[design.v]
module axi_stream_insert_header #(
    parameter DATA_WD = 32,
    parameter DATA_BYTE_WD = DATA_WD / 8,
    parameter BYTE_CNT_WD = $clog2(DATA_BYTE_WD)
) (
    input clk,
    input rst_n,
    input valid_in,
    input [DATA_WD-1 : 0] data_in,
    input [DATA_BYTE_WD-1 : 0] keep_in,
    input last_in,
    output ready_in,
    output valid_out,
    output [DATA_WD-1 : 0] data_out,
    output [DATA_BYTE_WD-1 : 0] keep_out,
    output last_out,
    input ready_out,
    input valid_insert,
    input [DATA_WD-1 : 0] header_insert,
    input [DATA_BYTE_WD-1 : 0] keep_insert,
    input [BYTE_CNT_WD : 0] byte_insert_cnt,
    output ready_insert
);
function [BYTE_CNT_WD:0]count_1;
    input [DATA_BYTE_WD-1:0] data_in;
    reg [BYTE_CNT_WD:0]cnt,n;
begin
    cnt=0;
    for (n=0;n<DATA_BYTE_WD; n=n+1) begin
        if(data_in[n])
            cnt = cnt+1'b1; 
            count_1 =cnt;
    end
end
endfunction
localparam IDEL = 4'b0001;
localparam HAEDER_INSERT = 4'b0010;
localparam WAIT = 4'b0100;
localparam IN_OUT = 4'b1000;
reg [3:0] current_state;
reg [3:0] next_state;
reg [BYTE_CNT_WD : 0] byte_insert_cnt_temp;
reg [DATA_BYTE_WD-1 : 0] keep_insert_temp;
reg [DATA_WD-1:0] mem [0:4];
reg [1:0] addr_in;
reg [1:0] addr_out;
reg[4:0] cnt_temp;
reg [DATA_BYTE_WD-1 : 0] keepin_last;
wire [BYTE_CNT_WD:0] keepin_last_count;
wire [4:0] out_cnt ;
reg [2*DATA_WD-1 : 0] data_out_reg;
reg [2*DATA_BYTE_WD-1 : 0] keep_out_reg;
reg last_out_reg;
reg [4:0]cnt_out_temp;
    assign keepin_last_count = count_1(keepin_last); 
    assign ready_in = (current_state == HAEDER_INSERT || current_state==IN_OUT)?1'b1:1'b0;
    assign ready_insert = (current_state == IDEL)?1'b1:1'b0;
    assign valid_out = (current_state == IN_OUT)?1'b1:1'b0;
    assign out_cnt = (keepin_last_count+byte_insert_cnt_temp>DATA_BYTE_WD)?cnt_temp+1'b1:cnt_temp; 
    always @(posedge clk or negedge rst_n) begin
        if(!rst_n)begin
            current_state <= IDEL;
        end else begin
            current_state <= next_state;
        end
    end
    always @(*) begin
        next_state = IDEL;
        case (current_state)
            IDEL:begin
                if(valid_insert && ready_insert) 
                    next_state = HAEDER_INSERT;
                else 
                    next_state = IDEL;     
            end
            HAEDER_INSERT:begin
                if(ready_out && addr_in == 2'd3) 
                    next_state = IN_OUT;
                else if(addr_in == 2'd3)
                    next_state = WAIT; 
                else
                    next_state = HAEDER_INSERT;     
            end
            WAIT:begin
                if(valid_in && ready_out) 
                    next_state = IN_OUT;
                else 
                    next_state = WAIT;     
            end
            IN_OUT:begin
                if(last_out) 
                    next_state = IDEL;
                else 
                    next_state = IN_OUT;     
            end
            default: next_state = IDEL;
        endcase    
    end
    always @(posedge clk or negedge rst_n) begin
        if(!rst_n)begin
            byte_insert_cnt_temp <= 'b0;
            keep_insert_temp <= 'b0;
        end else if(valid_insert && ready_insert) begin
            byte_insert_cnt_temp <= byte_insert_cnt; 
            keep_insert_temp <= keep_insert;
        end else begin
            byte_insert_cnt_temp <= byte_insert_cnt_temp;
            keep_insert_temp <= keep_insert_temp;
        end
    end
    integer k;
    always @(posedge clk or negedge rst_n) begin
        if(!rst_n)begin
            addr_in <= 2'd0;
            cnt_temp <= 5'b0;
            keepin_last <= 'b0; 
            for(k=0;k<=4;k=k+1) 
               mem[k] <= 32'b0;        
        end else if(valid_insert && ready_insert && addr_in==2'd0) begin 
            addr_in <= addr_in + 1'b1;
            mem[addr_in] <= header_insert;
            cnt_temp <= 5'b0;
            keepin_last <= 'b0;
        end else if (valid_in && ready_in && last_in) begin 
            addr_in <= addr_in + 1'b1;
            mem[addr_in] <= data_in;
            cnt_temp <= cnt_temp + 1'b1;
            keepin_last <= keep_in;
        end else if (valid_in && ready_in) begin 
            addr_in <= addr_in + 1'b1;
            mem[addr_in] <= data_in;
            cnt_temp <= cnt_temp + 1'b1;
            keepin_last <= keepin_last;
        end else begin
            addr_in <= addr_in;
            cnt_temp <= cnt_temp;
            keepin_last <= keepin_last;
        end
    end
    always @(posedge clk or negedge rst_n) begin
        if(!rst_n)begin
            data_out_reg <= 'b0;
            keep_out_reg <= 'b0;
            last_out_reg <= 1'b0;
            addr_out <= 'b0;
            cnt_out_temp <= 'b0;
        end else if((current_state==HAEDER_INSERT || current_state==WAIT) && next_state == IN_OUT) begin 
            data_out_reg <= {mem[addr_out],mem[addr_out+1]} << (DATA_BYTE_WD - byte_insert_cnt)*8;
            keep_out_reg <= {DATA_BYTE_WD{1'b1}};
            last_out_reg <= 1'b0;
            addr_out <= addr_out + 1'b1;
            cnt_out_temp <= cnt_out_temp+1'b1;
        end else if (valid_out && ready_out) begin
            data_out_reg <= {mem[addr_out],mem[addr_out+1]} << (DATA_BYTE_WD - byte_insert_cnt)*8; 
            addr_out <= addr_out + 1'b1;
            cnt_out_temp <= cnt_out_temp+1'b1;
            if (cnt_out_temp == out_cnt-1'b1) begin
            last_out_reg <= 1'b1;
            keep_out_reg <= {keep_insert_temp,keepin_last} << (DATA_BYTE_WD - byte_insert_cnt);            
            end else begin                                                                                                                                           
            last_out_reg <= 1'b0;
            keep_out_reg <= {DATA_BYTE_WD{1'b1}};               
            end
        end else begin
            data_out_reg <= data_out_reg;
            keep_out_reg <= keep_out_reg;
            last_out_reg <= 1'b0;
            addr_out <= 'b0;
            cnt_out_temp <= 'b0;
        end
    end
    assign data_out = data_out_reg[2*DATA_WD-1:DATA_WD];
    assign keep_out = (out_cnt == cnt_temp)?keep_out_reg[2*DATA_BYTE_WD-1:DATA_BYTE_WD]:keep_out_reg[DATA_BYTE_WD-1:0];
    assign last_out = last_out_reg;
endmodule
[run.sh]
#!/bin/bash
# the make line also repeats each setting of config.mk as NAME=value (left out here)
make -C /OpenROAD-flow-scripts/flow DESIGN_CONFIG=/design/flow/config.mk WORK_HOME=/design/flow/orfs CLKGATE_MAP_FILE= finish
[constraint.sdc]
create_clock -name core_clock -period 3.18 [get_ports {clk}]
set_input_delay 0.6360 -clock core_clock [delete_from_list [all_inputs] [get_ports {clk}]]
set_output_delay 0.6360 -clock core_clock [all_outputs]
set_load 0.01 [all_outputs]
[config.mk]
export PLATFORM = sky130hd
export DESIGN_NAME = axi_stream_insert_header
export DESIGN_NICKNAME = axi_stream_insert_header
export VERILOG_FILES = /design/flow/design.v
export SDC_FILE = /design/flow/constraint.sdc
export NUM_CORES = 4
export LEC_CHECK = 0
export ABC_AREA = 1
export CAP_MARGIN = 20
export CELL_PAD_IN_SITES_DETAIL_PLACEMENT = 0
export CORE_MARGIN = 2
export CORE_UTILIZATION = 72
export CTS_CLUSTER_DIAMETER = 118
export CTS_CLUSTER_SIZE = 75
export GPL_ROUTABILITY_DRIVEN = 1
export HOLD_SLACK_MARGIN = -0.07
export PLACE_DENSITY_LB_ADDON = 0.02
export SETUP_SLACK_MARGIN = 0.1
export SLEW_MARGIN = 20
==> run notes, run 1 <==
The run finished, with violations left. The layout checks failed on setup timing. The placement report lists the number of port buffers as 120. The actual transition at the worst max-transition pin was 716.8 ps. In this run the worst path has a maximum fanout of 6. The worst setup path startpoint is keepin_last[2].

The clock network accounts for 11.4% of the total power. With the cell area power density at 1313 nW/um2, the total track usage is 47.75%. The worst path uses 140.1% of the clock period. The final-report hold violation count is 0, and the cell internal power dissipation is 9079 uW.

The run gives 39 for the number of warning messages in the logs. The initialized floorplan defines 47 standard-cell rows. For the post-route non-filler standard cell count, the log shows 2066.

The power report puts the net switching power at 10290 uW. The top-level I/O count came out at 121. The tools report the cts-stage hold buffer count as 0.

In the final design database the tool counted 1933 nets. The run gives 21 for the number of cells on the worst reg-to-reg path. For this design, Yosys synthesis ends with a cell count of 1737. The multiplexer share of the synthesized area was 0.4181%. Per the synthesis report, the number of distinct cell types is 42. The worst-case reg-to-reg setup slack stands at -1280 ps.

The fraction of synthesis flops using an asynchronous set or reset pin is 100.0%. With the buffering stage count on the worst path with inverters included at 6, the initial antenna violation count is 4. The run gives 15.94 ps as the largest clock skew in the final design. sky130_fd_sc_hd__dfrtp_1 takes more of the synthesized area than any other cell.

The kind of path behind the tightest hold check is in -> async. The run gives 29.13% for the simple logic cell fraction of the synthesized area. The launch point of the worst register-to-register path is recorded as keepin_last[2]. The via count of the first global-routing pass is 12768. The run gives 73.73% as the effective utilization at floorplan. The deepest clock path buffer count came out at 2. The required time at the worst endpoint is listed as 3500 ps.

Setup repair after global routing could not meet its margin everywhere. The violation tally recorded at the end of detailed-routing iteration 0 is 3198. The synthesized-area fraction occupied by adder cells works out to 2.203%. The final critical path time including I/O delays and setup was 4456 ps; the share of the core filled with cells was 88.64%. Area fraction of the dominant cell type after synthesis: 40.18%. The tools report the standby leakage power as 0.006703 uW. Among the stages of the critical path, the cell type that occurs most often is sky130_fd_sc_hd__nand2_4. The final worst slack is -1276 ps, and the switching part of the total is 53.12%. The overall chip area was 18100 um2; the number of clock sinks was 198.

Per STA, the worst path is made up of inv_1, nand2_1, o21ai_2, ha_4, inv_2, o21ai_2, inv_1, fa_1, nand2_2, nand3_4, nand2_4, buf_6, buf_8, nand2_4, nand2_4, a21oi_1, nand2_1, nor2_2, nand2_2, buf_6, nor3_4. The tools report the standard cell core area as 16640 um2. The post-detailed-route via-to-cell ratio came out at 6.892. The area recorded from the Yosys report for this design is 12270 um2. In this run the number of cells on the critical path is 21.

After global routing the overflow that remains totals 0. The proportion of power drawn by combinational gates came out at 65.0%. The xor/xnor cell area share of the yosys netlist was 0.7036%. For the worst setup path, the data arrival time is 4780 ps.

In the final report, the number of pins over their slew limit comes to 0. Between the synthesized netlist and the finished layout, the area growth was recorded as 20.22%. IR analysis of the VDD net gives a maximum drop of 1434 uV. Counting the warning lines in the Yosys log gives 2. The synthesized design contains 198 register bits. Once detail routing completed, the nets flagged for antenna violations numbered 0. The slowest cell on the critical path is sky130_fd_sc_hd__dfrtp_1. For the achievable frequency, the log shows 224.4 MHz. The clock network consumes a total of 2200 uW. In the routed design, unresolved DRC markers number 0. The power report attributes to the sequential group a share of 23.7%. TritonRoute output was used to compute an average wire per cell of 22.43 um. For this run the detailed placement stage logged an HPWL of 27180 um. In the power breakdown, the biggest contributor is combinational logic.

The worst slew margin relative to its limit is 52.21%. At the end of routability-driven placement, the weighted congestion stood at 1.049. Largest non-sequential cell family by area: simple AND/OR/NAND/NOR gates.

For reference, the critical path is captured by last_out_reg. Per the CTS log, the maximum H-tree level is 4. In the final report, the number of endpoints failing setup comes to 13. Entering global routing, the biggest net connects 69 pins. Summing the areas of all compound-gate instances in the mapped netlist gives 18.06% of the synthesized area. The setup path with the least slack is of type reg -> reg.

In this run the maximum-capacitance check reported violations numbering 0. Yosys reports that the most numerous cell types are sky130_fd_sc_hd__nand2_1 (556), sky130_fd_sc_hd__dfrtp_1 (197), sky130_fd_sc_hd__o21ai_0 (191), sky130_fd_sc_hd__inv_1 (154), sky130_fd_sc_hd__nor2_1 (94). Once placement completed, the tool counted placed cells totaling 2021. In the post-route report, total wirelength is listed as 46340 um. Combinational power for this build is 12600 uW.

In this run, synthesis inferred 0 flip-flops with an integrated enable. After synthesis the cells add up to 12270 um2. The run gives 134.5 um for the horizontal die dimension. The insertion delay to the later sink of the worst-skew pair was 460 ps; the power consumed by sequential cells was 4590 uW.

Number of instances in the synthesized netlist: 1737. The number of clock buffers inserted by TritonCTS is 17, and the sequential-to-total area share from yosys stat is 40.39%. Fill cells in the final layout number 861. For this run, the detailed router's first-pass iteration total came to 13. The tools report the clock tree root buffer cell as sky130_fd_sc_hd__clkbuf_16. Critical path's top delay family: simple AND/OR/NAND/NOR gates. Clock-pin slew reported for the worst setup and hold paths after clock tree synthesis: 80 ps. The type of element launching the critical path was a flip-flop. Post-synthesis average cell area: 7.064 um2. The delay of the slowest critical-path stage came out at 700 ps. TritonCTS built the clock tree. The routed via count is 14239.

The critical register-to-register path endpoint is last_out_reg. The leading register cell type out of synthesis is sky130_fd_sc_hd__dfrtp_1. By area the synthesized netlist is led by sky130_fd_sc_hd__dfrtp_1 (40%), sky130_fd_sc_hd__nand2_1 (17%), sky130_fd_sc_hd__o21ai_0 (7.8%), sky130_fd_sc_hd__inv_1 (4.7%), sky130_fd_sc_hd__nand3_1 (3.3%). Counting every net in the synthesized netlist gives 1839. The worst setup path is captured at a flip-flop. The die is 134.5 um tall.

The first global-routing pass estimated 67220 um of wire. The synthesis stats list as the most numerous cell sky130_fd_sc_hd__nand2_1.
## timing repair
item / CTS / global route
endpoints found under the setup margin: 13 / 13
setup buffers: 4 / 6
endpoints found under the hold margin: 0 / 0
resized: 51 / 28
pin swaps: 17 / 11
gates cloned: 1 / 0
## area by class of cell
| cell class | instances | area, um2 | share of cell area, % |
|---|---|---|---|
| multi-input cells | 1264 | 6469 | 43.85 |
| clock buffers | 18 | 429.2 | 2.909 |
| inverters | 165 | 631.9 | 4.283 |
| repair buffers | 185 | 1832 | 12.42 |
| flip-flops and latches | 198 | 4956 | 33.60 |
| well taps | 220 | 275.3 | 1.866 |
| clock inverters | 14 | 153.9 | 1.043 |
| diodes | 2 | 5.005 | 0.03393 |
## per-layer routing
layer  wire length [um]  vias to the layer above  GRT usage, %
met5                 75                        -             0
met4               4035                        4         26.67
met3               7790                      438         15.69
met2              19430                     1484         72.87
met1              15000                     6366         60.32
li1                   -                     5947             -
## metrics by stage
step / hold WS (ps) / power [uW] / TNS, ps / area, um2 / setup slack (ps)
floorplan: 340.4 / 10730 / 0 / 12290 / 101.6
global placement: 464.4 / 13520 / -1797 / 13820 / -271.7
detailed placement: 469.8 / 14050 / -4535 / 13820 / -428.8
CTS: 140.1 / 17030 / -3785 / 14580 / -358.6
global route: 143.0 / 20220 / -14560 / 14750 / -1284
finish: 108.8 / 19370 / -13670 / 14750 / -1276
==> run 2: changes to the inputs <==
Settings changed: ABC_AREA 1 to default, CTS_CLUSTER_DIAMETER 118 to default.
Clock period 3.18 ns to 3.92 ns, I/O delays scaled along.
==> run 2 against run 1 <==
  * The layout still fails its checks (setup timing)
  * Combinational power down 38%
  * Sequential share of layout area is 2.6 points higher
  * Core utilization rose by 0.68 points
  * Critical path depth shrank 7
  * Clock skew increased by 0.66 ps
  * Setup slack better by 1000 ps
  * Global-route usage shrank 0.93 points
  * Synthesized cell count fell by 27%
  * Critical path type is now reg -> out
  * Critical endpoint is now keep_out[3]
==> run notes, run 2 <==
For the met3 routing resource usage after global routing, the log shows 17.10% (+1.4 points). Horizontal die dimension: 129.8 um (-3.5%). The run gives 2 (unchanged) as the deepest clock path buffer count. The nature of the critical path endpoint was a primary output. The largest vdd supply drop came out at 803.5 uV (-44%).

The proportion of power drawn by combinational gates is 58.7% (-6.3 points). With the number of standard cells reported by yosys at 1276 (-27%), the number of nets in the layout is 1479 (-23%). With the fraction of synthesis flops using an asynchronous set or reset pin at 100.0% (unchanged), the number of instances in the synthesized netlist is 1276 (-27%).

The switching part of the total came out at 47.00% (-6.1 points). Clock tree root buffer cell: sky130_fd_sc_hd__clkbuf_16. The number of filler cells placed in the layout is 757 (-12%). Leading register cell type out of synthesis: sky130_fd_sc_hd__dfrtp_1.

Critical register-to-register path endpoint: keep_out_reg[3]. The run gives 74.44% (+0.71 points) as the effective utilization at floorplan. TritonCTS built the clock tree. For reference, the critical path cell chain is buf_6, ha_2, inv_1, mux2i_2, ha_1, mux2_4, inv_2, fa_1, nand2b_1, a21o_1, nor2_4, buf_12, mux2_4, buf_6. For the number of remaining DRC errors, the log shows 0 (unchanged).

The number of H-tree levels is 4 (unchanged). Number of flops mapped to enable cells by yosys: 0 (unchanged). Yosys-reported design area after synthesis: 11400 um2 (-7.1%). With the final worst-path cycle share at 106.8% (-33 points), the cell area power density is 975.6 nW/um2 (-26%). The run gives 1378 (-25%) for the floorplan net count. Sequential cell fraction of total power: 27.9% (+4.2 points). Top power group: combinational logic. The number of violations reported at the end of detailed-routing iteration 0 was 3174 (-0.75%); the post-detailed-route via-to-cell ratio was 7.464 (+8.3%). With the worst slew margin relative to its limit at 30.84% (-21 points), the flop and latch count out of synthesis is 198 (unchanged). The type recorded for the worst min-delay path is in -> async.

The xor/xnor cell area share of the yosys netlist was 1.525% (+0.82 points). With the number of cells on the worst reg-to-reg path at 15 (-29%), the actual transition at the worst max-transition pin is 1029 ps (+312.6 ps). The cell internal power dissipation was 7073 uW (-22%); the flip-flop and latch area was 4956 um2 (unchanged). The run gives 17 (unchanged) for the number of clock buffers inserted by TritonCTS. Final number of max-transition violations: 0 (unchanged). The run gives 0 (-2) as the number of inserted diodes. Ranked by total cell area, the synthesized netlist is headed by sky130_fd_sc_hd__dfrtp_1 (43%), sky130_fd_sc_hd__o21ai_0 (8.3%), sky130_fd_sc_hd__nand2_1 (7.6%), sky130_fd_sc_hd__a222oi_1 (5.9%), sky130_fd_sc_hd__mux2i_1 (5.5%).

Yosys instantiated no cell more often than sky130_fd_sc_hd__nand2_1. With the via count of the first global-routing pass at 11127 (-13%), the delay of the slowest critical-path stage is 400 ps (-300 ps). The capturing element of the worst setup path is keep_out[3]. The run finished, with violations left. The run gives 3140 ps (-360 ps) as the data required time at the worst endpoint.

The worst-case register-to-register setup slack was 90 ps (+1370 ps). With the final-report hold violation count at 0 (unchanged), the post-synthesis to final-layout area growth is 19.98%. The run gives 45 (-4.3%) for the site row count. The logs give 3400 ps (-1380 ps) for the critical path data arrival time and 111 (+61%) for the largest net degree at the start of global routing. The tally of max-capacitance violations came out at 0 (unchanged).

Ranked by instance count, the synthesized netlist is headed by sky130_fd_sc_hd__nand2_1 (232), sky130_fd_sc_hd__dfrtp_1 (197), sky130_fd_sc_hd__o21ai_0 (188), sky130_fd_sc_hd__clkbuf_1 (82), sky130_fd_sc_hd__a222oi_1 (67). For reference, the most critical setup path is categorized as reg -> out. The post-synthesis average cell area was 8.935 um2 (+26%).

The run gives 71.11% (-1.8 points) for the met2 routing resource usage after global routing. Setup violation total in the final timing report: 4 (-9). Per STA, the worst path accumulates the most delay in the family adder cells. The synthesized-area fraction occupied by adder cells works out to 2.371% (+0.17 points). The wire length after detailed routing was 39150 um (-16%); the estimated wirelength of the detail-placed design was 24840 um (-8.6%). The final worst slack is -268.0 ps (+1008 ps), and the area used by multi-input combinational logic is 5991 um2 (-7.4%).

The layout checks failed on setup timing. With the largest clock skew in the final design at 16.60 ps (+0.6561 ps), the multiplexer share of the synthesized area is 6.914% (+6.5 points). Sorting the Yosys area breakdown by cell type puts at the top sky130_fd_sc_hd__dfrtp_1.

For the total power consumption of the routed design, the log shows 13350 uW (-31%). The run gives 6272 uW (-39%) for the net switching power of the design. The insertion delay to the later sink of the worst-skew pair is 450 ps (about the same). For the yosys warning tally, the log shows 2 (unchanged). Area fraction of the dominant cell type after synthesis: 43.24% (+3.1 points). The clock network fraction of total power was 13.4% (+2.0 points); the power of the clock network was 1790 uW (-19%). The highest clock rate this design can be run at is 238.8 MHz. The number of clock sinks came out at 198 (unchanged).

The initial antenna violation count is 0 (-4). With the standby leakage power at 0.005894 uW (-12%), the routed via count is 11943 (-16%). The layer with the highest usage after global routing was met2. The run gives 1.059 (+0.97%) as the weighted congestion reported at the end of routability-driven placement. With the total track usage at 46.82% (-0.93 points), the simple logic cell fraction of the synthesized area is 13.54% (-16 points). For reference, the critical path is launched at keepin_last[1]. The tools report the wire length of the first global-routing pass as 60370 um (-10%).

With the remaining global-route overflow at 0 (unchanged), the power consumed by sequential cells is 3730 uW (-19%). The number of warning messages in the logs is 40 (+2.6%), and the share of the core filled with cells is 89.32% (+0.68 points). On the critical path, the stage with the largest delay is an instance of sky130_fd_sc_hd__fa_1. The tools report the cell area after synthesis as 11400 um2 (-7.1%). The count of buffers from port buffering works out to 120 (unchanged). With the buffering stage count on the worst path with inverters included at 5 (-1), the antenna violation net count after detailed routing is 0 (unchanged). The synthesis run identifies the leading combinational cell family as AND-OR/OR-AND gates.

The standard cell core area is 15310 um2 (-8.0%). The overall chip area was 16860 um2 (-6.9%); the clock-pin slew reported for the worst setup and hold paths after clock tree synthesis was 70 ps (about the same). The largest driver fanout on the critical path was 6 (unchanged). The final critical path time including I/O delays and setup came out at 4188 ps. The number of detailed-routing iterations run before antenna repair was 12 (-1); the height of the die was 129.8 um (-3.5%). The count of unique library cells instantiated by Yosys was 68 (+62%).

The type of element launching the critical path is a flip-flop. The launch point of the worst register-to-register path is recorded as keepin_last[1]. The synthesized-area fraction occupied by ao, oa, aoi and oai cells was 27.18% (+9.1 points); the sequential-to-total area share from yosys stat was 43.47% (+3.1 points). Setup repair after global routing could not meet its margin everywhere. Global routing usage on met1: 59.08% (-1.2 points). Number of cells on the critical path: 14 (-33%). The power in combinational cells came out at 7830 uW (-38%). With the top-level I/O count at 121 (unchanged), the per-cell routed wire length is 24.47 um (+9.1%).
-- run 2: cell type report --
| cell class | instances | share of cell area [%] |
|---|---|---|
| multi-input combinational | 934 | 43.79 |
| clock buffer | 18 | 3.210 |
| clock inverter | 13 | 1.015 |
| timing repair buffer | 187 | 12.75 |
| inverter | 39 | 1.070 |
| tap | 211 | 1.930 |
| sequential | 198 | 36.23 |
-- run 2: repair_timing --
item                                    in CTS  in global routing
pin swaps                                    5                  5
endpoints found under the setup margin       4                 13
buffers inserted                             5                  3
endpoints found under the hold margin        0                  0
hold buffers                                 0                  0
resized                                     33                  9
-- run 2: routing by layer --
metal  up-vias  routed length [um]
met5         -                   0
met4         0                2763
met3       281                6208
met2      1182               17130
met1      5548               13050
li1       4932                   -
-- run 2: stage by stage --
| stage | setup WS (ps) | setup TNS (ps) | instance area, um2 | hold slack [ps] | instances |
|---|---|---|---|---|---|
| global route | -361.5 | -1454 | 13680 | 502.7 | 1600 |
| detailed placement | -137.3 | -495.0 | 12930 | 468.8 | 1561 |
| CTS | -152.8 | -583.8 | 13620 | 488.4 | 1597 |
| global placement | -1.270 | -1.270 | 12930 | 459.7 | 1561 |
| finish | -268.0 | -1054 | 13680 | 452.5 | 1600 |
| floorplan | 370.4 | 0 | 11400 | 442.4 | 1276 |
==> run 3: changes to the inputs <==
Settings changed: CAP_MARGIN 20 to 0, CTS_CLUSTER_DIAMETER from default to 54, PLACE_DENSITY from default to 0.35, PLACE_DENSITY_LB_ADDON 0.02 to default, SETUP_SLACK_MARGIN 0.1 to 1.06.
Clock period 3.92 ns to 3.72 ns, I/O delays scaled along.
==> run 3 against run 2 <==
  * Synthesized area did not move
  * Synthesized cell count stayed put
  * Die size is the same
  * The run now fails in 5_1_grt
==> run notes, run 3 <==
With the weighted congestion reported at the end of routability-driven placement at 1.007 (-4.9%), the area fraction of the dominant cell type after synthesis is 43.24% (unchanged). The height of the die works out to 129.8 um (unchanged). The multiplexer share of the synthesized area is 6.914% (unchanged). The synthesized-area fraction occupied by ao, oa, aoi and oai cells was 27.18% (unchanged). In the synthesized netlist the dominant register cell turns out to be sky130_fd_sc_hd__dfrtp_1. The horizontal die dimension is 129.8 um (unchanged), and the worst slack after detailed placement is -212.1 ps (-74.81 ps). Sorting the synthesized cells by area gives the leading types as sky130_fd_sc_hd__dfrtp_1 (43%), sky130_fd_sc_hd__o21ai_0 (8.3%), sky130_fd_sc_hd__nand2_1 (7.6%), sky130_fd_sc_hd__a222oi_1 (5.9%), sky130_fd_sc_hd__mux2i_1 (5.5%). The count of buffers from port buffering works out to 120 (unchanged). The tools report the standard cell core area as 15310 um2 (unchanged). Clock tree synthesis selected as its root buffer the cell sky130_fd_sc_hd__clkbuf_16.

The number of standard cells reported by yosys was 1276 (unchanged). The yosys warning tally was 2 (unchanged). Floorplan net count: 1378 (unchanged). Looking at the gate-level netlist, the highest instance count belongs to sky130_fd_sc_hd__nand2_1.

The site row count was 45 (unchanged). Number of clock buffers inserted by TritonCTS: 17 (unchanged). Post-synthesis cell type with the largest combined area: sky130_fd_sc_hd__dfrtp_1. The number of clock sinks is 198 (unchanged), and the number of H-tree levels is 4 (unchanged).

The run gives 2 (unchanged) for the deepest clock path buffer count. The run stopped with a tool error. Number of instances in the synthesized netlist: 1276 (unchanged). For the overall chip area, the log shows 16860 um2 (unchanged).

With the flop and latch count out of synthesis at 198 (unchanged), the estimated wirelength of the detail-placed design is 26530 um (+6.8%). Effective utilization at floorplan: 74.44% (unchanged). With the count of unique library cells instantiated by Yosys at 68 (unchanged), the synthesized-area fraction occupied by adder cells is 2.371% (unchanged). By count the netlist is led by sky130_fd_sc_hd__nand2_1 (232), sky130_fd_sc_hd__dfrtp_1 (197), sky130_fd_sc_hd__o21ai_0 (188), sky130_fd_sc_hd__clkbuf_1 (82), sky130_fd_sc_hd__a222oi_1 (67).

The tool reported: "[ERROR DPL-0038] Utilization greater than 100%, impossible to legalize". The run ended at 5_1_grt. With the yosys-reported design area after synthesis at 11400 um2 (unchanged), the xor/xnor cell area share of the yosys netlist is 1.525% (unchanged). The sequential-to-total area share from yosys stat came out at 43.47% (unchanged). The simple logic cell fraction of the synthesized area was 13.54% (unchanged); the total cell area at the placement stage was 13070 um2 (+1.1%).

The cell area after synthesis was 11400 um2 (unchanged). For the cts-stage hold buffer count, the log shows 0 (unchanged). The number of flops mapped to enable cells by yosys was 0 (unchanged). The tools report the top-level I/O count as 121 (unchanged).

The post-synthesis average cell area is 8.935 um2 (unchanged). Fraction of synthesis flops using an asynchronous set or reset pin: 100.0% (unchanged). The synthesis run identifies the leading combinational cell family as AND-OR/OR-AND gates.
## run 3: metrics by stage
step | std cells | setup TNS (ps)
2_1_floorplan | 1276 | 0
3_3_place_gp | 1566 | -386.1
4_1_cts | 1636 | -2163
3_5_place_dp | 1566 | -796.1
## run 3: timing repair
action,in CTS
buffers inserted,36
gates cloned,3
setup endpoints to repair,45
gates resized,95
pin swaps,26
==> run 4: changes to the inputs <==
Settings changed: CAP_MARGIN 0 to 20, CELL_PAD_IN_SITES_DETAIL_PLACEMENT 0 to default, CORE_UTILIZATION 72 to 40, CTS_CLUSTER_DIAMETER 54 to default, CTS_CLUSTER_SIZE 75 to default, GPL_ROUTABILITY_DRIVEN 1 to default, HOLD_SLACK_MARGIN -0.07 to default, PLACE_DENSITY 0.35 to 0.6, SETUP_SLACK_MARGIN 1.06 to 0.77.
Clock period 3.72 ns to 5.09 ns, I/O delays scaled along.
==> run 4 against run 3 <==
  * The run now finishes clean
  * Die size is 77% higher
  * Synthesized cell count stayed put
  * Synthesized area stayed put
==> run notes, run 4 <==
Excluding fillers, the count of instances in the completed layout stands at 1741. The slowest cell on the critical path was sky130_fd_sc_hd__fa_2. The number of instances in the synthesized netlist was 1276 (unchanged). The synthesis run shows the most used standard cells to be sky130_fd_sc_hd__nand2_1 (232), sky130_fd_sc_hd__dfrtp_1 (197), sky130_fd_sc_hd__o21ai_0 (188), sky130_fd_sc_hd__clkbuf_1 (82), sky130_fd_sc_hd__a222oi_1 (67).

The count of buffers from port buffering was 120 (unchanged). For the yosys warning tally, the log shows 2 (unchanged). The number of clock sinks was 198 (unchanged); the number of clock buffers inserted by TritonCTS was 17 (unchanged). Via count of the first global-routing pass: 9801. The total track usage is 24.72%, and the final critical path time including I/O delays and setup is 4373 ps. The global route stage reports its total congestion overflow as 0.

Per the finish-stage timing summary, setup violations number 0. The yosys-reported design area after synthesis is 11400 um2 (unchanged). The tools report the achievable frequency as 228.7 MHz. The number of standard cells reported by yosys was 1276 (unchanged). The worst-case hold path end point is keep_out_reg[6].

The flow reports that the clock network draws 14.5% of the design power. The repair_antennas step left the layout with diodes totalling 0. Setup repair after global routing could not meet its margin everywhere.

The estimated wirelength of the detail-placed design was 25650 um (-3.3%). The clock tree root buffer cell is sky130_fd_sc_hd__clkbuf_16. TritonCTS built the clock tree. With the post-synthesis average cell area at 8.935 um2 (unchanged), the multiplexer share of the synthesized area is 6.914% (unchanged). Largest non-sequential cell family by area: AND-OR/OR-AND gates. For the worst reg-to-reg path, the endpoint reported by OpenROAD is last_out_reg.

The script parses the final routing iteration and logs DRC violations as 0. With the post-detailed-route via-to-cell ratio at 5.972, the power in combinational cells is 5530 uW. For the final database, setup skew stands at 20.46 ps.

The proportion of power drawn by combinational gates came out at 56.6%. The tools report the cell area after synthesis as 11400 um2 (unchanged). The critical path class was reg -> out. Before antenna repair, the detailed router went through 7 iterations.

The first routing iteration left 1386 violations. STA puts the critical path data arrival time at 3350 ps. The tools report the worst slew margin relative to its limit as 27.49%. After layout, the worst path uses 85.90% of the clock period. With the simple logic cell fraction of the synthesized area at 13.54% (unchanged), the routed via count is 10398. For the floorplan net count, the log shows 1378 (unchanged). The run gives 709.7 nW/um2 for the cell area power density.

Launch point of the worst hold path: keep_out_reg[6]. The critical path maximum fanout is 4. The tools report the number of H-tree levels as 4 (unchanged). The number of flops mapped to enable cells by yosys was 0 (unchanged). The script reports the combined buffer and inverter count of the critical path as 4.

Walking the worst path, the cells encountered are inv_2, ha_4, xor2_2, ha_1, mux2_4, inv_2, fa_2, nand2b_1, a21o_1, nor2_4, buf_6, mux2_4, buf_6. The flow ran to the end and the layout has no timing, DRC or antenna violations. The tools report the top-level I/O count as 121 (unchanged). The registers of the reported paths see a clock transition of 80 ps. The count of unique library cells instantiated by Yosys came out at 68 (unchanged). Per STA, the startpoint of the critical path is keepin_last[0]. The deepest clock path buffer count is 2 (unchanged). With the number of cells on the worst reg-to-reg path at 15, the cts-stage hold buffer count is 0 (unchanged). The top power group is combinational logic. With the post-layout instance area at 13750 um2, the final number of max-transition violations is 0. The sequential power reported by the tool is 2820 uW. The tools report the number of placed instances, taps included as 1698 (+8.4%). The worst hold path depth came out at 2.

With the number of cells on the critical path at 13, the largest vdd supply drop is 374.6 uV. Post-synthesis cell type with the largest combined area: sky130_fd_sc_hd__dfrtp_1. The most used standard cell by instance count after synthesis was sky130_fd_sc_hd__nand2_1.

The tools report the sequential-to-total area share from yosys stat as 43.47% (unchanged). In this run the critical register-to-register path is launched from keepin_last[0]. The sequential cell fraction of total power was 28.9%. The capturing element of the worst setup path was keep_out[1]. The tools report the site row count as 61 (+36%). The power report shows net switching accounting for 45.99% of the total. After synthesis, the cell types taking the most area are sky130_fd_sc_hd__dfrtp_1 (43%), sky130_fd_sc_hd__o21ai_0 (8.3%), sky130_fd_sc_hd__nand2_1 (7.6%), sky130_fd_sc_hd__a222oi_1 (5.9%), sky130_fd_sc_hd__mux2i_1 (5.5%). Between the synthesized netlist and the finished layout, the area growth was recorded as 20.63%. Power of the clock network: 1420 uW.

The internal power of the cells totals 5272 uW. The tools report the standard cell core area as 27930 um2 (+82%). The run gives 0 as the tally of max-capacitance violations. The run gives 198 (unchanged) for the flop and latch count out of synthesis. The worst setup path is captured at a primary output.

For the largest net degree at the start of global routing, the log shows 112. Number of warning messages in the logs: 40. The run gives 27.18% (unchanged) for the synthesized-area fraction occupied by ao, oa, aoi and oai cells. Data on the critical path is required at its endpoint by 4070 ps.

For this block, the routed nets add up to 36960 um of wire. The xor/xnor cell area share of the yosys netlist is 1.525% (unchanged). The area fraction of the dominant cell type after synthesis came out at 43.24% (unchanged).

Worst-case register-to-register setup slack: 1350 ps. The total cell area at the placement stage is 12960 um2 (-0.87%). The synthesized-area fraction occupied by adder cells works out to 2.371% (unchanged). The kind of path behind the tightest hold check was reg -> reg.

The run gives 0 as the initial antenna violation count. Leading register cell type out of synthesis: sky130_fd_sc_hd__dfrtp_1. The standby leakage power was 0.005779 uW; the sum of negative setup slack was 0 ps. The timing report attributes the biggest portion of critical-path delay to adder cells. The insertion delay to the later sink of the worst-skew pair came out at 460 ps.

The script extracted a net switching power of 4488 uW. The run gives 1452 for the number of nets in the layout. For this sky-water flow run, the detailed-routed wirelength per cell is reported as 21.23 um. The run gives 29870 um2 (+77%) as the overall chip area.

In this design, the stage delay of the slowest critical-path cell is 520 ps. With the height of the die at 172.8 um (+33%), the final-report hold violation count is 0. The count of nets left with antenna violations once routing finished came out at 0. The worst setup path is launched from a flip-flop.

The pin closest to its max-slew limit shows a slew of 1076 ps. The weighted congestion reported at the end of routability-driven placement was 0.9394 (-6.7%). The smallest hold slack came out at 483.0 ps. The fraction of synthesis flops using an asynchronous set or reset pin came out at 100.0% (unchanged).

The horizontal die dimension is 172.8 um (+33%), and the effective utilization at floorplan is 40.81% (-34 points). The first global-routing pass estimated 57990 um of wire.
[run 4: cell type report]
type	count	area [um2]
Multi-Input combinational cell	934	5993
Sequential cell	198	4959
Clock inverter	15	191.4
Timing Repair Buffer	160	1565
Tap cell	378	473.0
Inverter	39	146.4
Fill cell	2697	14180
Clock buffer	17	425.4
[run 4: through the flow]
| step | total power, uW | utilization (%) | setup WS [ps] |
|---|---|---|---|
| floorplan | 5879 | - | 1306 |
| global placement | 7610 | 46.32 | 635.5 |
| detailed placement | 7686 | 46.39 | 564.3 |
| CTS | 9584 | 49.11 | 757.2 |
| global route | 10420 | 49.23 | 619.8 |
| finish | 9760 | 49.23 | 717.5 |
[run 4: per-layer routing]
layer | vias up | GRT usage [%] | wire length, um
met5 | - | 0 | 0
met4 | 0 | 7.027 | 735
met3 | 47 | 5.739 | 3382
met2 | 508 | 37.00 | 16270
met1 | 4974 | 35.72 | 16570
li1 | 4869 | - | -
[run 4: repair_timing]
item / CTS / global route
resized: 35 / 9
setup endpoints to repair: 4 / 4
pin swaps: 4 / 6
setup buffers: 11 / 0
cloned: 0 / 0
==> run 5: changes to the inputs <==
Settings changed: CAP_MARGIN 20 to 5, CELL_PAD_IN_SITES_GLOBAL_PLACEMENT from default to 2, CORE_UTILIZATION 40 to 62, CTS_CLUSTER_DIAMETER from default to 273, MIN_ROUTING_LAYER from default to met1, PLACE_DENSITY 0.6 to default, PLACE_DENSITY_LB_ADDON from default to 0.29, SETUP_SLACK_MARGIN 0.77 to -0.13, SLEW_MARGIN 20 to 25, TNS_END_PERCENT from default to 60.
Clock period 5.09 ns to 3.13 ns, I/O delays scaled along.
==> run 5 against run 4 <==
  * The flow now stops in 3_1_place_gp_skip_io
  * Synthesized cell count unchanged
  * Synthesized area unchanged
  * Die size decreased by 35%
==> run notes, run 5 <==
The floorplan net count is 1378 (unchanged). The first error in the log reads "[ERROR FLW-0024] Place density exceeds 1.0 (current PLACE_DENSITY_LB_ADDON =  0.29). Please check if the value of  PLACE_DENSITY_LB_ADDON is between 0 and 0.99". The post-synthesis average cell area was 8.935 um2 (unchanged); the overall chip area was 19490 um2 (-35%).

The run gives 0 (unchanged) for the number of flops mapped to enable cells by yosys. The run gives 139.6 um (-19%) for the horizontal die dimension. Of the combinational cells, the family taking the most area is AND-OR/OR-AND gates. The flop and latch count out of synthesis works out to 198 (unchanged). By count the netlist is led by sky130_fd_sc_hd__nand2_1 (232), sky130_fd_sc_hd__dfrtp_1 (197), sky130_fd_sc_hd__o21ai_0 (188), sky130_fd_sc_hd__clkbuf_1 (82), sky130_fd_sc_hd__a222oi_1 (67). The run gives 18020 um2 (-35%) as the standard cell core area. Count of unique library cells instantiated by Yosys: 68 (unchanged). In the synthesized netlist the dominant register cell turns out to be sky130_fd_sc_hd__dfrtp_1. The run stopped with a tool error.

With the synthesized-area fraction occupied by adder cells at 2.371% (unchanged), the sequential-to-total area share from yosys stat is 43.47% (unchanged). The run gives 63.25% (+22 points) as the effective utilization at floorplan. Yosys warning tally: 2 (unchanged). The fraction of synthesis flops using an asynchronous set or reset pin is 100.0% (unchanged), and the height of the die is 139.6 um (-19%). The number of standard cells reported by yosys was 1276 (unchanged); the simple logic cell fraction of the synthesized area was 13.54% (unchanged). The number of instances in the synthesized netlist came out at 1276 (unchanged). After synthesis, the cell types taking the most area are sky130_fd_sc_hd__dfrtp_1 (43%), sky130_fd_sc_hd__o21ai_0 (8.3%), sky130_fd_sc_hd__nand2_1 (7.6%), sky130_fd_sc_hd__a222oi_1 (5.9%), sky130_fd_sc_hd__mux2i_1 (5.5%).

Looking at the gate-level netlist, the highest instance count belongs to sky130_fd_sc_hd__nand2_1. The flow stopped in 3_1_place_gp_skip_io. The area fraction of the dominant cell type after synthesis works out to 43.24% (unchanged). The cell area after synthesis was 11400 um2 (unchanged).

The synthesized-area fraction occupied by ao, oa, aoi and oai cells came out at 27.18% (unchanged). The yosys-reported design area after synthesis was 11400 um2 (unchanged). The biggest area contributor in the post-synthesis netlist is sky130_fd_sc_hd__dfrtp_1. The run gives 49 (-20%) for the site row count. The multiplexer share of the synthesized area is 6.914% (unchanged), and the xor/xnor cell area share of the yosys netlist is 1.525% (unchanged).
==> run 6: changes to the inputs <==
Settings changed: CAP_MARGIN 5 to 0, CELL_PAD_IN_SITES_DETAIL_PLACEMENT from default to 0, CELL_PAD_IN_SITES_GLOBAL_PLACEMENT 2 to default, CORE_MARGIN 2 to 10, CORE_UTILIZATION 62 to 61, CTS_CLUSTER_DIAMETER 273 to 333, CTS_CLUSTER_SIZE from default to 98, GPL_ROUTABILITY_DRIVEN from default to 0, HOLD_SLACK_MARGIN from default to -0.1, MIN_ROUTING_LAYER met1 to default, PLACE_DENSITY from default to 0.38, PLACE_DENSITY_LB_ADDON 0.29 to default, SETUP_SLACK_MARGIN -0.13 to -0.61, SLEW_MARGIN 25 to 20, TNS_END_PERCENT 60 to default.
Clock period 3.13 ns to 6.2 ns, I/O delays scaled along.
==> run 6 against run 5 <==
  * Now clean on timing, DRC and antenna
  * Synthesized cell count unchanged
  * Synthesized area unchanged
  * Die size increased by 26%
==> run notes, run 6 <==
Looking at the clock tree report, the root buffer type is sky130_fd_sc_hd__clkbuf_16. In this run the critical path is formed by inv_1, ha_1, xor2_1, xor2_1, ha_1, inv_1, fa_1, xnor2_1, a21o_1, nor2_2, mux2_2, clkdlybuf4s50_1. The number of detailed-routing iterations run before antenna repair was 11.

Looking at the VDD voltage map, the peak drop is 268.6 uV. Number of standard cells reported by yosys: 1276 (unchanged). In this run the static leakage power is 0.005630 uW. The critical path maximum fanout is 7.

The tree built by TritonCTS fans out to 198 sinks. The flop and latch count out of synthesis came out at 198 (unchanged). The most critical setup path has its startpoint at keepin_last[0].

Once the clock tree was built, the resizer swapped 0 gates to a different size. The main area contributors are sky130_fd_sc_hd__dfrtp_1 (43%), sky130_fd_sc_hd__o21ai_0 (8.3%), sky130_fd_sc_hd__nand2_1 (7.6%), sky130_fd_sc_hd__a222oi_1 (5.9%), sky130_fd_sc_hd__mux2i_1 (5.5%). The number of warning messages in the logs was 38; the actual transition at the worst max-transition pin was 979.5 ps. The worst setup path is launched from a flip-flop. Across every metal layer, demand over resource in global routing totals 28.58%. The number of instances in the synthesized netlist was 1276 (unchanged); the area fraction of the dominant cell type after synthesis was 43.24% (unchanged). Counting both buffers and inverters, the worst setup path holds a total of 3. Cell internal power dissipation: 3969 uW.

Summed over all nets, the switching power comes to 3547 uW. The final timing summary puts the cycle share of the worst path at 84.37%. The multiplexer share of the synthesized area works out to 6.914% (unchanged). The nature of the critical path endpoint was a primary output.

STA lists the startpoint of the worst hold path as data_out_reg[48]. The slowest cell on the critical path is sky130_fd_sc_hd__clkdlybuf4s50_1. With the yosys-reported design area after synthesis at 11400 um2 (unchanged), the power in combinational cells is 4070 uW. The achievable frequency is 191.2 MHz. In this run the critical register-to-register path is captured at keep_out_reg[2].

In the routed layout, each cell is associated on average with a via count of 6.763. With the via count of the first global-routing pass at 10062, the synthesized-area fraction occupied by adder cells is 2.371% (unchanged). The area used by multi-input combinational logic came out at 5942 um2. In the final report, the number of pins over their slew limit comes to 0. Site row count: 49 (unchanged). The timing report attributes the biggest portion of critical-path delay to adder cells. The run gives 121 for the top-level I/O count. The delay of the slowest critical-path stage is 480 ps. The logs give 2 (unchanged) for the yosys warning tally and 18150 um2 (+0.68%) for the standard cell core area. The estimated wirelength of the detail-placed design was 23930 um; the number of inserted diodes was 0. STA shows the worst min-delay path finishing at data_out_reg[48].

Buffers inserted to repair hold after CTS numbered 0. The largest part of the power goes to combinational logic. Among all flip-flop cells after synthesis, the most frequent one is sky130_fd_sc_hd__dfrtp_1. The effective utilization at floorplan was 62.82% (-0.43 points).

For the wire length after detailed routing, the log shows 35280 um. In this run, power in the clock network comes to 1130 uW. The clock arrives with 15.60 ps of skew. The routed layout reports a DRC error count of 0. In this run the power density over the cells is 566.5 nW/um2.

Endpoints with negative setup slack in the final report add up to 0. The number of cells on the worst reg-to-reg path was 13. For reference, the final report shows the hold violation count at 0. The run finished with no timing, DRC or antenna violations. Once layout is done, the placed cells without fillers occupy 13270 um2.

The run gives 54.1% as the proportion of power drawn by combinational gates. TritonCTS built the clock tree. The run gives 3990 ps as the critical path data arrival time. The run gives 2320 uW as the power consumed by sequential cells. Setup repair after global routing left no endpoint under its margin. Looking at the setup timing report, the critical path kind is reg -> out.

The power report attributes to the clock group a share of 15.1%. The post-synthesis cell type with the largest combined area is sky130_fd_sc_hd__dfrtp_1. Once detail routing completed, the nets flagged for antenna violations numbered 0.

In the final layout, flip-flops and latches occupy 4956 um2. Sequential cells account for 30.8% of the total power. Per the CTS log, the buffer count on the longest clock path is 2.

The first global-routing pass estimated 55910 um of wire. The synthesis run shows the most used standard cells to be sky130_fd_sc_hd__nand2_1 (232), sky130_fd_sc_hd__dfrtp_1 (197), sky130_fd_sc_hd__o21ai_0 (188), sky130_fd_sc_hd__clkbuf_1 (82), sky130_fd_sc_hd__a222oi_1 (67). For the largest net degree at the start of global routing, the log shows 78. The critical path endpoint has a required time of 4960 ps. Simple logic cell fraction of the synthesized area: 13.54% (unchanged). By instance count, the leading cell after synthesis is sky130_fd_sc_hd__nand2_1. Net switching is 47.20% of the power. The per-cell routed wire length is 22.50 um.

With the fraction of synthesis flops using an asynchronous set or reset pin at 100.0% (unchanged), the sequential-to-total area share from yosys stat is 43.47% (unchanged). Startpoint of the worst register-to-register path: keepin_last[0]. The xor/xnor cell area share of the yosys netlist works out to 1.525% (unchanged).

The synthesized-area fraction occupied by ao, oa, aoi and oai cells was 27.18% (unchanged); the post-synthesis to final-layout area growth was 16.36%. In the synthesized netlist, the dominant kind of combinational cell is AND-OR/OR-AND gates. The run gives 17 as the number of clock buffers inserted by TritonCTS. Summed over all failing endpoints, the final setup total negative slack is 0 ps.

The post-placement cell area is 12640 um2. The overall chip area is 24560 um2 (+26%). The initial antenna violation count is 0, and the remaining global-route overflow is 0.

With the worst-case register-to-register setup slack at 2350 ps, the clock-pin slew reported for the worst setup and hold paths after clock tree synthesis is 80 ps. With the worst slew margin relative to its limit at 34.19%, the total power consumption of the routed design is 7516 uW. The height of the die works out to 156.7 um (+12%). The run gives 0 as the tally of max-capacitance violations.

The run gives 4 for the number of H-tree levels. Per the detail_route report, the via count comes to 10605. The detailed router finished its first iteration with 1898 violations. For the worst-skew pair, the clock arrives at the later sink with an insertion delay of 450 ps.

Capturing element of the worst setup path: keep_out[3]. The total setup buffers inserted after CTS is 0, and the count of buffers from port buffering is 120. For the number of filler cells placed in the layout, the log shows 1409. Floorplan net count: 1378 (unchanged). The run gives 5231 ps for the final critical path time including I/O delays and setup.

The run gives 68 (unchanged) as the count of unique library cells instantiated by Yosys. Worst hold path depth: 1. Post-synthesis average cell area: 8.935 um2 (unchanged).

Cell area after synthesis: 11400 um2 (unchanged). According to the hold report, the worst path is of the reg -> reg type. The number of flops mapped to enable cells by yosys works out to 0 (unchanged). Walking the critical path from launch to capture passes 12 cell instances. The number of nets in the layout was 1428; the horizontal die dimension was 156.7 um (+12%).
run 6: layout make-up:
type | instances | area share (%)
Multi-Input combinational cell | 934 | 44.79
Tap cell | 229 | 2.160
Clock inverter | 14 | 1.330
Inverter | 39 | 1.103
Clock buffer | 18 | 3.310
Timing Repair Buffer | 136 | 9.950
Sequential cell | 198 | 37.36
run 6: per-stage QoR:
step	setup WS (ps)	instances	util (%)	hold WS (ps)
floorplan	2194	1276	-	442.4
global placement	1568	1536	69.63	462.2
detailed placement	1468	1536	69.63	472.2
CTS	980.5	1568	73.02	490.0
global route	774.4	1568	73.10	506.9
finish	969.1	1568	73.10	485.9
run 6: metal layers:
metal	vias up	track usage [%]	wire, um
met4	0	11.01	1217
met3	98	9.046	4441
met1	4981	38.36	14200
met5	-	0	0
met2	680	42.30	15420
li1	4846	-	-
==> run 7: changes to the inputs <==
Settings changed: CAP_MARGIN 0 to 20, CELL_PAD_IN_SITES_DETAIL_PLACEMENT 0 to default, CELL_PAD_IN_SITES_GLOBAL_PLACEMENT from default to 2, CORE_ASPECT_RATIO from default to 1.6, CORE_MARGIN 10 to 2, CORE_UTILIZATION 61 to 24, CTS_CLUSTER_DIAMETER 333 to 164, CTS_CLUSTER_SIZE 98 to 21, HOLD_SLACK_MARGIN -0.1 to default, PLACE_DENSITY 0.38 to default, PLACE_DENSITY_LB_ADDON from default to 0.2, SETUP_SLACK_MARGIN -0.61 to 0.77.
Clock period 6.2 ns to 3.25 ns, I/O delays scaled along.
==> run 7 against run 6 <==
  * The layout now fails its checks (setup timing)
  * Via count increased by 5.3%
  * Synthesized cell count unchanged
  * Critical endpoint is now keep_out[0]
  * Global-route usage decreased by 8.4 points
==> run notes, run 7 <==
With the largest clock skew in the final design at 10.89 ps (-4.713 ps), the largest vdd supply drop is 494.6 uV (+84%). The worst setup path is captured at a primary output. The data required time at the worst endpoint was 2600 ps (-2360 ps). The clock tree root buffer cell was sky130_fd_sc_hd__clkbuf_16.

The run gives 68 (unchanged) for the count of unique library cells instantiated by Yosys. The run gives 13.54% (unchanged) for the simple logic cell fraction of the synthesized area. In this run the layout check failures are setup timing. The slowest cell on the critical path is sky130_fd_sc_hd__fa_2.

The run gives 51.59% (+17 points) for the worst slew margin relative to its limit. The cell internal power dissipation was 10840 uW (+170%); the number of remaining DRC errors was 0 (unchanged). The area fraction of the dominant cell type after synthesis works out to 43.24% (unchanged). The post-detailed-route via-to-cell ratio came out at 5.178 (-23%).

The tools report the net switching power of the design as 8547 uW (+140%). With the number of clock sinks at 198 (unchanged), the worst slack after detailed placement is -539.5 ps (-2007 ps). The most used standard cell by instance count after synthesis was sky130_fd_sc_hd__nand2_1. The worst path needs 3975 ps of the cycle, external delays included.

The run gives 0 (unchanged) for the final-report hold violation count. The run gives 20.21% (-8.4 points) as the total track usage. With the total cell area at the placement stage at 14350 um2 (+14%), the switching part of the total is 44.08% (-3.1 points). Compared with the post-synthesis result, the final layout area differs by 47.73%. The count of buffers from port buffering is 120 (unchanged), and the number of warning messages in the logs is 39 (+2.6%). Yosys reports that the most numerous cell types are sky130_fd_sc_hd__nand2_1 (232), sky130_fd_sc_hd__dfrtp_1 (197), sky130_fd_sc_hd__o21ai_0 (188), sky130_fd_sc_hd__clkbuf_1 (82), sky130_fd_sc_hd__a222oi_1 (67). For the worst-case register-to-register setup slack, the log shows -460 ps (-2810 ps). The largest non-sequential cell family by area was AND-OR/OR-AND gates. The insertion delay to the later sink of the worst-skew pair was 460 ps (about the same).

The logs give 121 (unchanged) for the top-level I/O count and 1627 (+14%) for the number of nets in the layout. The clock-pin slew reported for the worst setup and hold paths after clock tree synthesis was 80 ps (about the same). The run gives 2 (unchanged) for the yosys warning tally.

The number of cells on the critical path was 13 (+1). For the site row count, the log shows 101 (+110%). The cell area after synthesis is 11400 um2 (unchanged), and the actual transition at the worst max-transition pin is 726.1 ps (-253.4 ps).

The delay of the slowest critical-path stage is 510 ps (+30 ps). In this run the critical register-to-register path is captured at keep_out_reg[3]. The standard cell core area was 47140 um2 (+160%). The run gives 100.0% (unchanged) for the fraction of synthesis flops using an asynchronous set or reset pin. Achievable frequency: 251.6 MHz.

The run gives 8 (-3) as the number of detailed-routing iterations run before antenna repair. The flow ran to the end, but the layout failed its checks. The number of flops mapped to enable cells by yosys is 0 (unchanged), and the wire length of the first global-routing pass is 74100 um (+33%).

The post-synthesis average cell area was 8.935 um2 (unchanged); the routed via count was 11163 (+5.3%). The power of the clock network came out at 2240 uW (+98%). Looking at the cell usage after synthesis, the top flip-flop cell is sky130_fd_sc_hd__dfrtp_1.

The via count of the first global-routing pass is 11337 (+13%), and the buffering stage count on the worst path with inverters included is 4 (+1). The critical path data arrival time came out at 3320 ps (-670 ps). Sequential-to-total area share from yosys stat: 43.47% (unchanged). The horizontal die dimension works out to 176.3 um (+13%). The number of inserted diodes was 0 (unchanged). The number of instances in the synthesized netlist came out at 1276 (unchanged). The run gives 2.371% (unchanged) for the synthesized-area fraction occupied by adder cells. For the post-layout instance area, the log shows 16840 um2 (+27%).

The run gives 12700 uW (+210%) as the power in combinational cells. The standby leakage power was 0.006967 uW (+24%); the final worst slack was -724.7 ps (-1694 ps). The flop and latch count out of synthesis is 198 (unchanged). The capturing element of the worst setup path is keep_out[0]. The critical path is of the reg -> out type.

For the number of H-tree levels, the log shows 4 (unchanged). The run gives 1378 (unchanged) as the floorplan net count. Per-cell routed wire length: 23.06 um (+2.5%). With the cell area power density at 1151 nW/um2 (+100%), the synthesized-area fraction occupied by ao, oa, aoi and oai cells is 27.18% (unchanged). Setup repair after global routing could not meet its margin everywhere.

By area the synthesized netlist is led by sky130_fd_sc_hd__dfrtp_1 (43%), sky130_fd_sc_hd__o21ai_0 (8.3%), sky130_fd_sc_hd__nand2_1 (7.6%), sky130_fd_sc_hd__a222oi_1 (5.9%), sky130_fd_sc_hd__mux2i_1 (5.5%). The sequential cell fraction of total power was 23.1% (-7.7 points). With the tally of max-capacitance violations at 0 (unchanged), the estimated wirelength of the detail-placed design is 35480 um (+48%). The run gives 4480 uW (+93%) for the power consumed by sequential cells. The run gives 2156 (+38%) as the post-route non-filler standard cell count.

The initial antenna violation count was 0 (unchanged); the height of the die was 279.7 um (+78%). Per STA, the worst path is made up of inv_2, ha_4, xor2_4, ha_1, mux2_4, inv_2, fa_2, nand2b_1, a21o_1, nor2_4, buf_6, mux2_4, buf_6. The critical path's top delay family is adder cells. TritonCTS built the clock tree. Number of violations reported at the end of detailed-routing iteration 0: 760 (-60%). The largest driver fanout on the critical path was 4 (-3); the largest net degree at the start of global routing was 75 (-3.8%). The xor/xnor cell area share of the yosys netlist works out to 1.525% (unchanged).

The number of cells on the worst reg-to-reg path was 18 (+5). The number of placed instances, taps included is 2045 (+33%), and the effective utilization at floorplan is 24.19% (-39 points). For the deepest clock path buffer count, the log shows 2 (unchanged).

The run gives 6.914% (unchanged) for the multiplexer share of the synthesized area. The final worst-path cycle share was 122.3% (+38 points). The logs give 49710 um (+41%) for the wire length after detailed routing and 13 (+13) for the setup violation total in the final timing report. The run gives 11.5% (-3.6 points) for the clock network fraction of total power.

Of all cell types, the one taking the most synthesized area is sky130_fd_sc_hd__dfrtp_1. For the yosys-reported design area after synthesis, the log shows 11400 um2 (unchanged). The top power group is combinational logic. The worst setup path is launched from a flip-flop. The run gives 17 (unchanged) as the number of clock buffers inserted by TritonCTS. Per the timing report, the most critical flop-to-flop path originates at keepin_last[0]. The tools report the proportion of power drawn by combinational gates as 65.4% (+11 points). The kind of path behind the tightest hold check was in -> async. For the overall chip area, the log shows 49310 um2 (+100%). The remaining global-route overflow is 0 (unchanged), and the share of the core filled with cells is 35.73% (-37 points).

Worst setup path startpoint: keepin_last[0]. The number of standard cells reported by yosys is 1276 (unchanged), and the final number of max-transition violations is 0 (unchanged). The tools report the antenna violation net count after detailed routing as 0 (unchanged).
[run 7: final cells by class]
type                    count  area (um2)
well taps                 618       773.2
fillers                  4833       30290
multi-input cells         935        6950
clock inverters            13       137.6
inverters                  39       158.9
clock buffers              19       452.9
repair buffers            334        3411
flip-flops and latches    198        4959
[run 7: metal layers]
layer | vias to the layer above | global-route usage (%) | wire [um]
li1 | 5237 | - | -
met1 | 5546 | 22.80 | 19600
met2 | 302 | 37.81 | 26640
met3 | 78 | 2.239 | 1559
met4 | 0 | 8.964 | 1912
met5 | - | 0 | 0
[run 7: what timing repair did]
action	4_1_cts	5_1_grt
gates cloned	4	1
hold buffers	0	0
setup endpoints to repair	45	45
setup buffers	43	31
resized	213	73
pin swaps	77	83
[run 7: stage by stage]
step / setup TNS [ps] / power [uW] / hold WS (ps)
after floorplan: -153.6 / 9487 / 354.4
after global placement: -3169 / 13930 / 464.3
after detailed placement: -4143 / 14030 / 471.9
after CTS: -5524 / 18260 / 230.6
after global routing: -8244 / 20620 / 253.5
final: -6511 / 19390 / 207.6
==> run 8: changes to the inputs <==
Settings changed: ABC_AREA from default to 1, CAP_MARGIN 20 to 40, CELL_PAD_IN_SITES_GLOBAL_PLACEMENT 2 to default, CORE_ASPECT_RATIO 1.6 to 0.5, CORE_UTILIZATION 24 to 72, CTS_CLUSTER_DIAMETER 164 to 374, CTS_CLUSTER_SIZE 21 to 98, GPL_ROUTABILITY_DRIVEN 0 to default, PLACE_DENSITY from default to 0.6, PLACE_DENSITY_LB_ADDON 0.2 to default, SETUP_SLACK_MARGIN 0.77 to -0.28, SLEW_MARGIN 20 to 40, TNS_END_PERCENT from default to 10.
Clock period 3.25 ns to 2.91 ns, I/O delays scaled along.
==> run 8 against run 7 <==
  * The layout still fails its checks (setup timing)
  * Critical endpoint is now keep_out_reg[5]
  * Register-to-register slack worse by 640 ps
  * Highest routed layer is now met5
  * Final cell count down 3.9%
  * Clock skew up 0.96 ps
==> run notes, run 8 <==
The post-detailed-route via-to-cell ratio is 6.897 (+33%). The tools report the final-report hold violation count as 0 (unchanged). Ranked by power, first place goes to combinational logic. The run gives 0 (unchanged) for the tally of max-capacitance violations.

The cell area power density works out to 1354 nW/um2 (+18%). Number of H-tree levels: 4 (unchanged). The routed via count came out at 14284 (+28%).

The run gives 74.30% (+50 points) as the effective utilization at floorplan. Number of violations reported at the end of detailed-routing iteration 0: 2633 (+250%). Count of unique library cells instantiated by Yosys: 42 (-38%). The run gives 12.1% (+0.6 points) for the clock network fraction of total power. The worst slack after detailed placement was -727.2 ps (-187.8 ps). For the top-level I/O count, the log shows 121 (unchanged). For the critical path data arrival time, the log shows 4330 ps (+1010 ps).

The delay of the slowest critical-path stage works out to 560 ps (+50 ps). The logs give 0 (unchanged) for the final number of max-transition violations and 5040 uW (+13%) for the power consumed by sequential cells. The tools report the wire length of the first global-routing pass as 68050 um (-8.2%). The height of the die was 96.31 um (-66%). With the initial antenna violation count at 1 (+1), the remaining global-route overflow is 0 (unchanged). After its last routability iteration, the placer logged a weighted congestion of 1.067.

The run gives 2 (unchanged) as the deepest clock path buffer count. The power in combinational cells is 12300 uW (-3%), and the worst slew margin relative to its limit is 51.38% (-0.21 points). For the cell internal power dissipation, the log shows 9350 uW (-14%). The clock-pin slew reported for the worst setup and hold paths after clock tree synthesis is 80 ps (about the same).

The run gives 0.7036% (-0.82 points) for the xor/xnor cell area share of the yosys netlist. Setup repair after global routing could not meet its margin everywhere. Total power consumption of the routed design: 19770 uW (+1.9%). With the number of filler cells placed in the layout at 874 (-82%), the number of flops mapped to enable cells by yosys is 0 (unchanged). Largest net degree at the start of global routing: 74 (-1.3%).

Synthesized-area fraction occupied by adder cells: 2.203% (-0.17 points). Flop and latch count out of synthesis: 198 (unchanged). The number of remaining DRC errors is 0 (unchanged), and the insertion delay to the later sink of the worst-skew pair is 450 ps (about the same). The post-synthesis cell type with the largest combined area is sky130_fd_sc_hd__dfrtp_1. The largest driver fanout on the critical path is 8 (+4). The nature of the critical path endpoint is a flip-flop. The run gives 0.006660 uW (-4.4%) as the standby leakage power.

The yosys-reported design area after synthesis came out at 12270 um2 (+7.6%). The number of warning messages in the logs was 42 (+7.7%). Slowest cell on the critical path: sky130_fd_sc_hd__fa_2. The final worst-path cycle share is 137.7% (+15 points). Per the synth stats, the flop cell with the highest instance count is sky130_fd_sc_hd__dfrtp_1. The commonest cells after synthesis are sky130_fd_sc_hd__nand2_1 (556), sky130_fd_sc_hd__dfrtp_1 (197), sky130_fd_sc_hd__o21ai_0 (191), sky130_fd_sc_hd__inv_1 (154), sky130_fd_sc_hd__nor2_1 (94). The wire length after detailed routing came out at 45730 um (-8.0%). The logs give 1215 uV (+150%) for the largest vdd supply drop and 4956 um2 (about the same) for the flip-flop and latch area. The yosys warning tally is 2 (unchanged), and the actual transition at the worst max-transition pin is 729.3 ps (+3.173 ps).

STA lists the startpoint of the worst register-to-register path as keepin_last[0]. The tools report the area used by multi-input combinational logic as 6347 um2 (-8.7%). The run gives 48.94% (+29 points) for the total track usage. The worst setup path is of the reg -> reg kind. For the worst-case register-to-register setup slack, the log shows -1100 ps (-640 ps).

The largest clock skew in the final design is 11.84 ps (+0.9580 ps). Traced cell by cell, the critical path runs through buf_4, ha_1, nand2_1, o21ai_2, ha_1, inv_1, o21ai_2, inv_2, fa_2, nand2_2, nand3_4, buf_4, nand3_1, nand2_2, inv_2, nor2_4, nand2_2, nand2_1, nand2_1, nand2_2, clkinv_4, nand3_1, o21ai_1. The fraction of synthesis flops using an asynchronous set or reset pin was 100.0% (unchanged).

Largest non-sequential cell family by area: simple AND/OR/NAND/NOR gates. The site row count was 33 (-67%); the data required time at the worst endpoint was 3230 ps (+630 ps). Per the timing report, the achievable frequency comes out to 249.5 MHz. On the critical path the largest part of the delay comes from simple AND/OR/NAND/NOR gates. With the number of cells on the critical path at 23 (+10), the sequential-to-total area share from yosys stat is 40.39% (-3.1 points).

The simple logic cell fraction of the synthesized area is 29.13% (+16 points). The flow ran to the end, but the layout failed its checks. Per STA, the library cell used most along the worst path is sky130_fd_sc_hd__nand2_2. The switching part of the total works out to 52.70% (+8.6 points). STA classifies the critical path startpoint as a flip-flop.

The via count of the first global-routing pass was 12797 (+13%); the post-synthesis average cell area was 7.064 um2 (-21%). The synthesis report lists the most area-consuming cells as sky130_fd_sc_hd__dfrtp_1 (40%), sky130_fd_sc_hd__nand2_1 (17%), sky130_fd_sc_hd__o21ai_0 (7.8%), sky130_fd_sc_hd__inv_1 (4.7%), sky130_fd_sc_hd__nand3_1 (3.3%). Kind of path behind the tightest hold check: in -> async. The cell area after synthesis is 12270 um2 (+7.6%).

The run gives 0.4181% (-6.5 points) for the multiplexer share of the synthesized area. The sequential cell fraction of total power was 25.5% (+2.4 points); the count of buffers from port buffering was 120 (unchanged). The number of cells on the worst reg-to-reg path was 23 (+5). The tools report the final worst slack as -1098 ps (-373.4 ps).

The run gives 188.6 um (+7.0%) for the horizontal die dimension. Critical register-to-register path endpoint: keep_out_reg[5]. TritonCTS built the clock tree. The tools report the number of clock buffers inserted by TritonCTS as 17 (unchanged). The number of detailed-routing iterations run before antenna repair is 10 (+2), and the floorplan net count is 1839 (+33%).

The net switching power of the design was 10420 uW (+22%); the per-cell routed wire length was 22.08 um (-4.2%). The run gives 13 (unchanged) as the setup violation total in the final timing report. The most used standard cell by instance count after synthesis was sky130_fd_sc_hd__nand2_1. The antenna violation net count after detailed routing was 0 (unchanged). The post-synthesis to final-layout area growth was 19.02%; the synthesized-area fraction occupied by ao, oa, aoi and oai cells was 18.06% (-9.1 points). The number of inserted diodes is 0 (unchanged), and the final critical path time including I/O delays and setup is 4008 ps. The run gives 40.18% (-3.1 points) for the area fraction of the dominant cell type after synthesis.

Failing layout checks were recorded as setup timing. The buffering stage count on the worst path with inverters included works out to 6 (+2). The sum of negative setup slack is -12540 ps (-6031 ps).

The smallest hold slack was 161.3 ps (-46.36 ps). The clock tree root buffer cell was sky130_fd_sc_hd__clkbuf_16. The number of instances in the synthesized netlist was 1737 (+36%).

The number of standard cells reported by yosys was 1737 (+36%). The proportion of power drawn by combinational gates came out at 62.4% (-3.0 points). For the estimated wirelength of the detail-placed design, the log shows 28370 um (-20%).

The run gives 198 (unchanged) as the number of clock sinks. The capturing element of the worst setup path is keep_out_reg[5]. The run gives 18170 um2 (-63%) as the overall chip area.

The tools report the standard cell core area as 16520 um2 (-65%). The tools report the worst setup path startpoint as keepin_last[0]. Power of the clock network: 2390 uW (+7%). The number of nets in the layout was 1935 (+19%).
## run 8: cell type report
cell class / instances / area share (%)
Multi-Input combinational cell: 1264 / 43.46
Timing Repair Buffer: 187 / 12.49
Clock inverter: 10 / 0.8482
Clock buffer: 20 / 2.990
Sequential cell: 198 / 33.94
Inverter: 165 / 4.327
Tap cell: 227 / 1.945
## run 8: per-layer routing
layer	wire, um	GRT usage [%]	up-vias	share of wire (%)
met4	3415	26.11	4	7.5
met2	18670	73.99	1451	41
met5	37	0	-	0.081
met3	7882	16.62	404	17
met1	15720	63.16	6469	34
li1	-	-	5956	-
## run 8: timing repair
action | 4_1_cts | 5_1_grt
hold endpoints to repair | 0 | 0
setup buffers | 1 | 0
hold buffers | 0 | 0
pin swaps | 4 | 4
cloned | 1 | 0
endpoints found under the setup margin | 13 | 13
resized | 34 | 24
## run 8: per-stage QoR
step                      instances  util, %  cell area, um2
after floorplan                1737        -           12270
after detailed placement       2039    84.32           13930
after CTS                      2071    87.94           14520
final                          2071    88.42           14600
after global routing           2071    88.42           14600
after global placement         2039    84.32           13930
Power and IR drop assume default switching activity.
